Setup of harbor:
==> flow/design.v (excerpt) <==
module cmplx_mult(
input logic clk,
input logic [10-1:0] switches,
output logic [8-1:0] LED,
output logic [6:0] HEX0,
output logic [6:0] HEX1,
output logic [6:0] HEX2,
output logic [6:0] HEX3,
output logic [6:0] HEX4,
output logic [6:0] HEX5,
output logic [6:0] HEX6,
output logic [6:0] HEX7);
Size in the first run: ~2,300 cells after synthesis, ~110 flip-flops, ~0.017 sq mm of cells after synthesis.
Settings: LEC_CHECK=0, ABC_AREA=1, CAP_MARGIN=20, CORE_ASPECT_RATIO=1.27, CORE_MARGIN=2, CORE_UTILIZATION=65, CTS_CLUSTER_DIAMETER=331, CTS_CLUSTER_SIZE=100, PLACE_DENSITY=0.35, SETUP_SLACK_MARGIN=-0.16, SLEW_MARGIN=20, TNS_END_PERCENT=10; clock period 10.5 ns.
run.sh (not shown) runs the stock make flow with config.mk's settings and CLKGATE_MAP_FILE=.
harbor completed end to end; final checks failed (setup timing).
The following lists how willow was set up differently from harbor:
Settings: CORE_UTILIZATION now 72, was 65; PLACE_DENSITY now 0.6, was 0.35; SETUP_SLACK_MARGIN no longer set, was -0.16; CORE_ASPECT_RATIO no longer set, was 1.27; CTS_CLUSTER_DIAMETER now 379, was 331; the clock period (ns, I/O delays scaled along) now 13.2, was 10.5.
--- outcome ---
Reported for harbor and willow, total I/O pin count turned out identical to the last digit.
Stage in which a tool error killed willow: global routing.
harbor fits on a die that is larger than the die of willow.
Reported for harbor and willow, gate count of the mapped netlist turned out identical to the last digit.
The following lists how yarrow was set up differently from willow:
Settings: TNS_END_PERCENT removed (was 10); CTS_CLUSTER_SIZE removed (was 100); ABC_AREA removed (was 1); CTS_CLUSTER_DIAMETER removed (was 379); CORE_UTILIZATION changed from 72 to 40; the clock period (ns, I/O delays scaled along) changed from 13.2 to 18.8.
==> comparison <==
Of willow and yarrow, only willow never reached the final stage.
Run status, willow: aborted in global routing, error GRT-0232
Taking willow as the reference, in yarrow top-level I/O count saw little to no change; x dimension of the die saw an increase; number of clock buffers inserted by TritonCTS saw little to no change; post-CTS resize count saw a decrease; cell count after placement saw a decrease.
Relative to willow, synthesized area has decreased by 830 sq um in yarrow.
Number of buffers inserted by port buffering: willow vs yarrow identical
As of yarrow, mean cell area of the mapped netlist had risen by more than 10% compared to willow.
| aoi/oai-family share of the synthesized area | yarrow vs willow | 5.1 points higher |
Looking at total number of placement rows, yarrow sits 17 above willow.
For the synthesized cell count, yarrow came in 540 lower than willow did.
### yarrow -> garnet
Settings: a change of CORE_UTILIZATION from 40 to 72; an added CTS_CLUSTER_SIZE of 100; a change of the clock period (ns, I/O delays scaled along) from 18.8 to 10.0.
### Flow results
- Changes observed in garnet relative to yarrow: final RePlAce weighted congestion has increased; post-DP HPWL has increased; die size has decreased; fraction of the mapped netlist area in adder cells has remained practically unchanged.
- garnet never completed, since it errored out during clock tree synthesis.
- Per the final summary, yarrow finished and its layout is clean on timing, DRC and antenna.
Input-level comparison between raven and garnet:
Settings: swapping 0.6 for 0.41 in PLACE_DENSITY; clearing CTS_CLUSTER_SIZE, which used to be 100; putting ABC_AREA at 1 where nothing was set; swapping 10.0 for 28.5 in the clock period (ns, I/O delays scaled along).
## What came out
Every stage of the flow completed for raven, and the final layout passed the timing, DRC and antenna checks.
Looking only at die area, and setting everything else aside, the lower value of raven and garnet goes to garnet.
Compare raven and garnet | total core area lower: garnet
Core utilization before placement: raven and garnet compared, lower one is raven
Placed wire-length estimate, raven vs garnet: down by more than 10%
Compared with garnet, number of cells after detailed placement in raven increased by a little under 10%.
Number of rows in the core area of raven exceeds that of garnet by a few percent.
Post-placement setup slack, raven and garnet: higher on raven
Relative to raven, the following input files were edited for maple:
Settings: a change of PLACE_DENSITY from 0.41 to 0.6; a deleted ABC_AREA that had been 1; a change of CORE_UTILIZATION from 72 to 56.
## What came out
maple ends up with lower wire length of the first global-routing pass than raven does. Comparing the two runs side by side, maple comes out behind raven on fmax. Routed wire in maple totals less than in raven. Critical path depth (maple vs. raven) decreases by more than a quarter. maple was carried through to the last stage, and its layout satisfied the timing, DRC and antenna checks. maple — layout overhead on the synthesized area 1.0 points higher, raven as reference. Per the comparison of maple with raven, worst setup slack dropped 2100 ps.


The RTL this note starts from:
==> flow/design.v <==
module segdec(input logic [3:0] in, output logic [6:0] out);
	always_comb
	begin
		case (in)
			4'b0000 :
				out = 7'b0111111;  
			4'b0001 :
				out = 7'b0000110;  
			4'b0010 :
				out = 7'b1011011;  
			4'b0011 :
				out = 7'b1001111;  
			4'b0100 :
				out = 7'b1100110;  
			4'b0101 :
				out = 7'b1101101;  
			4'b0110 :
				out = 7'b1111100;  
			4'b0111 :
				out = 7'b0000111;  
			4'b1000 :
				out = 7'b1111111;  
			4'b1001 :
				out = 7'b1100111;  
			4'b1010 :
				out = 7'b1000000;
			default :
				out = 7'b0000000;
    		endcase
	end
endmodule
module bin_to_bcd(input logic [7:0] in, output logic [3:0][6:0] disp);
logic[3:0] sign_num, units, tens, hundreds;
logic[7:0] num;
logic sign;
always_comb
begin
	sign = in[$high(in)];
	if(sign)  
		num = 0 - in;
	else
		num = in;
	hundreds = num / 100;
	num = num - (hundreds)*100;  
	tens = num / 10;
	num = num - (tens)*10;  
	units = num;
end
always_comb
	if(sign)
		sign_num = 4'hA;
	else
		sign_num = 4'hF;
segdec signdec
(
	.in(sign_num),
	.out(disp[3])
);
segdec hundreddec
(
	.in(hundreds),
	.out(disp[2])
);
segdec tendec
(
	.in(tens),
	.out(disp[1])
);
segdec unitdec
(
	.in(units),
	.out(disp[0])
);
endmodule
module debounce #(parameter int COUNT=500000) (input logic clk, signal_in, output logic signal_out);
logic prev_signal;
int unsigned cnt;
always_ff @(posedge clk)
begin
	if(prev_signal != signal_in)
	begin
		cnt <= 0;  
	end
	else if(cnt >= COUNT)
	begin
		cnt <= 0;  
		signal_out <= signal_in;
	end
	else
	begin
		cnt <= cnt +1;
	end
	prev_signal <= signal_in;
end
endmodule
module read_sm(input logic clk, reset_n, handshake, run, output logic read, done);
enum {HALT, WAIT_1, WAIT_0, DONE} state;
always_ff @(posedge clk, negedge reset_n)
begin
	if(!reset_n)
	begin
		state <= HALT;
		read <= 0;
	end
	else
	begin
		read <= 0;
		unique case(state)
			HALT : if(run) state <= WAIT_1;
			WAIT_1 :
			begin
				if(handshake)
				begin
					state <= WAIT_0;
					read <= '1;  
				end
			end
			WAIT_0 : if(!handshake) state <= DONE;
			DONE : state <= HALT;
		endcase
	end
end
always_comb
	if(state == DONE)
		done = 1;
	else
		done = 0;
endmodule
module sm(input logic clk, input logic [10-1:0] SW, input logic [8-1:0] re_res, im_res, output logic [8-1:0] LED, output logic [8-1:0] re_a, im_a, re_q, im_q);
typedef enum {REAL_A, IMAG_A, REAL_Q, IMAG_Q, DISP_REAL, DISP_IMAG} stateType;
stateType state;
logic reset_n;
logic handshake;
logic [8-1:0] data_in;
always_comb
begin
	reset_n = SW[$high(SW)];
	handshake = SW[$high(SW) -1];
	data_in =  SW[$high(SW) -2 : $low(SW)];
end
logic read_run, read_trigger, read_done;
read_sm re_sm0
(
	.clk(clk),
	.reset_n(reset_n),
	.handshake(handshake),
	.run(read_run),
	.read(read_trigger),
	.done(read_done)
);
always_comb
	read_run = (state == REAL_A) || (state == IMAG_A) || (state == REAL_Q) || (state == IMAG_Q);
always_ff @(posedge clk, negedge reset_n)
begin
	if(!reset_n)
		state <= REAL_A;
	else
	begin
		unique case(state)
			REAL_A: if(read_done) state <= IMAG_A;
			IMAG_A: if(read_done) state <= REAL_Q;
			REAL_Q: if(read_done) state <= IMAG_Q;
			IMAG_Q: if(read_done) state <= DISP_REAL;
			DISP_REAL : if(handshake == 1) state <= DISP_IMAG;
			DISP_IMAG : if(handshake == 0) state <= REAL_A;
		endcase
	end
end
always_ff @(posedge clk)
begin
	if(read_trigger)
	begin
		unique case(state)
			REAL_A: re_a <= data_in;
			IMAG_A: im_a <= data_in;
			REAL_Q: re_q <= data_in;
			IMAG_Q: im_q <= data_in;
			default: ;
		endcase
	end
end
always_comb
begin
	if(state == DISP_REAL)
		LED = re_res;
	else if(state == DISP_IMAG)
		LED = im_res;
	else
		LED = '0;
end
endmodule
module mult(input logic signed [(2*8 -1)-1:0] re_x, im_x, re_y, im_y, output logic signed [2*(2*8 -1)-1:0] re_z, im_z);
logic signed [(2*8 -1)-1:0] a,b,c,d;
always_comb
begin
	a = re_x;
	b = im_x;
	c = re_y;
	d = im_y;
end
logic signed [2*(2*8 -1)-1:0] ac, bd, ad, bc;
always_comb
begin
	ac = a*c;
	bd = b*d;
	ad = a*d;
	bc = b*c;
	re_z = ac - bd;
	im_z = ad + bc;
end
endmodule
module cmplx_mult(
input logic clk,
input logic [10-1:0] switches,
output logic [8-1:0] LED,
output logic [6:0] HEX0,
output logic [6:0] HEX1,
output logic [6:0] HEX2,
output logic [6:0] HEX3,
output logic [6:0] HEX4,
output logic [6:0] HEX5,
output logic [6:0] HEX6,
output logic [6:0] HEX7);
logic [8-1:0] re_a, im_a, re_q, im_q;
logic [8-1:0] re_res, im_res;
logic [10-1:0] SW;
always_comb
	SW[$high(SW)-2:$low(SW)] = switches[$high(switches)-2:$low(switches)];
debounce #(.COUNT(1000)) db0
(
	.clk(clk),
	.signal_in(switches[$high(switches)]),
	.signal_out(SW[$high(SW)])
);
debounce #(.COUNT(1000)) db1
(
	.clk(clk),
	.signal_in(switches[$high(switches)-1]),
	.signal_out(SW[$high(SW)-1])
);
sm sm0 (.*);
logic signed [(2*8 -1)-1:0] re_x, im_x, re_y, im_y;
logic signed [2*(2*8 -1)-1:0] re_z, im_z;
localparam INPUT_SHIFT = (2*8 -1) - 8;
localparam OUTPUT_LOW = 2*INPUT_SHIFT -1;
localparam OUTPUT_HIGH = OUTPUT_LOW + 8 -1;
always_comb
begin
	re_x = $signed(re_a);
	im_x = $signed(im_a);
	re_y = $signed(re_q) << INPUT_SHIFT;
	im_y = $signed(im_q) << INPUT_SHIFT;
	re_res = re_z[OUTPUT_HIGH : OUTPUT_LOW];
	im_res = im_z[OUTPUT_HIGH : OUTPUT_LOW];
end
mult mult0
(.*);
logic [3:0][6:0] sw_hex;
always_comb
begin
	HEX0 = ~ sw_hex[0];  
	HEX1 = ~ sw_hex[1];  
	HEX2 = ~ sw_hex[2];  
	HEX3 = ~ sw_hex[3];  
end
bin_to_bcd sw_disp
(
	.in(SW[7:0]),
	.disp(sw_hex)
);
logic [3:0][6:0] led_hex;
always_comb
begin
	HEX4 = ~ led_hex[0];  
	HEX5 = ~ led_hex[1];  
	HEX6 = ~ led_hex[2];  
	HEX7 = ~ led_hex[3];  
end
bin_to_bcd led_disp
(
	.in(LED),
	.disp(led_hex)
);
endmodule
Settings: LEC_CHECK=0, ABC_AREA=1, CAP_MARGIN=20, CORE_ASPECT_RATIO=0.5, CORE_MARGIN=2, CORE_UTILIZATION=69, CTS_CLUSTER_DIAMETER=331, CTS_CLUSTER_SIZE=100, PLACE_DENSITY=0.35, SETUP_SLACK_MARGIN=-0.16, SLEW_MARGIN=20, TNS_END_PERCENT=10; clock period 10.5 ns.
The first run finished but failed the layout checks on setup timing.
Rerun with:
ABC_AREA = unset   (was 1)
CORE_ASPECT_RATIO = unset   (was 0.5)
CTS_CLUSTER_DIAMETER = unset   (was 331)
CTS_CLUSTER_SIZE = 15   (was 100)
PLACE_DENSITY = 0.6   (was 0.35)
SETUP_SLACK_MARGIN = unset   (was -0.16)
TNS_END_PERCENT = unset   (was 10)
clock period = 8.24 ns   (was 10.5 ns; I/O delays follow)
What happened: The changed run aborted during 5_1_grt. Die area is lower by 5.1%. Synthesized area went down by 4.9%. Synthesized cell count is lower by 23%.
Rerun with:
ABC_AREA = 1   (was unset)
CORE_UTILIZATION = 72   (was 69)
CTS_CLUSTER_DIAMETER = 359   (was unset)
CTS_CLUSTER_SIZE = 93   (was 15)
PLACE_DENSITY = unset   (was 0.6)
PLACE_DENSITY_LB_ADDON = 0.05   (was unset)
SETUP_SLACK_MARGIN = -0.4   (was unset)
Outcome: With this change the flow never finished: it broke off in 4_1_cts on DPL-0033; synthesized area went up by 5.2%; die area went up by 0.78%; synthesized cell count went up by 30%.
Rerun with:
CTS_CLUSTER_DIAMETER = 94   (was 359)
CTS_CLUSTER_SIZE = 42   (was 93)
PLACE_DENSITY_LB_ADDON = unset   (was 0.05)
SETUP_SLACK_MARGIN = unset   (was -0.4)
clock period = 13.3 ns   (was 8.24 ns; I/O delays follow)
=>
- Now the flow died in 5_1_grt
- die size is unchanged
- synthesized cell count does not change
- synthesized area does not change
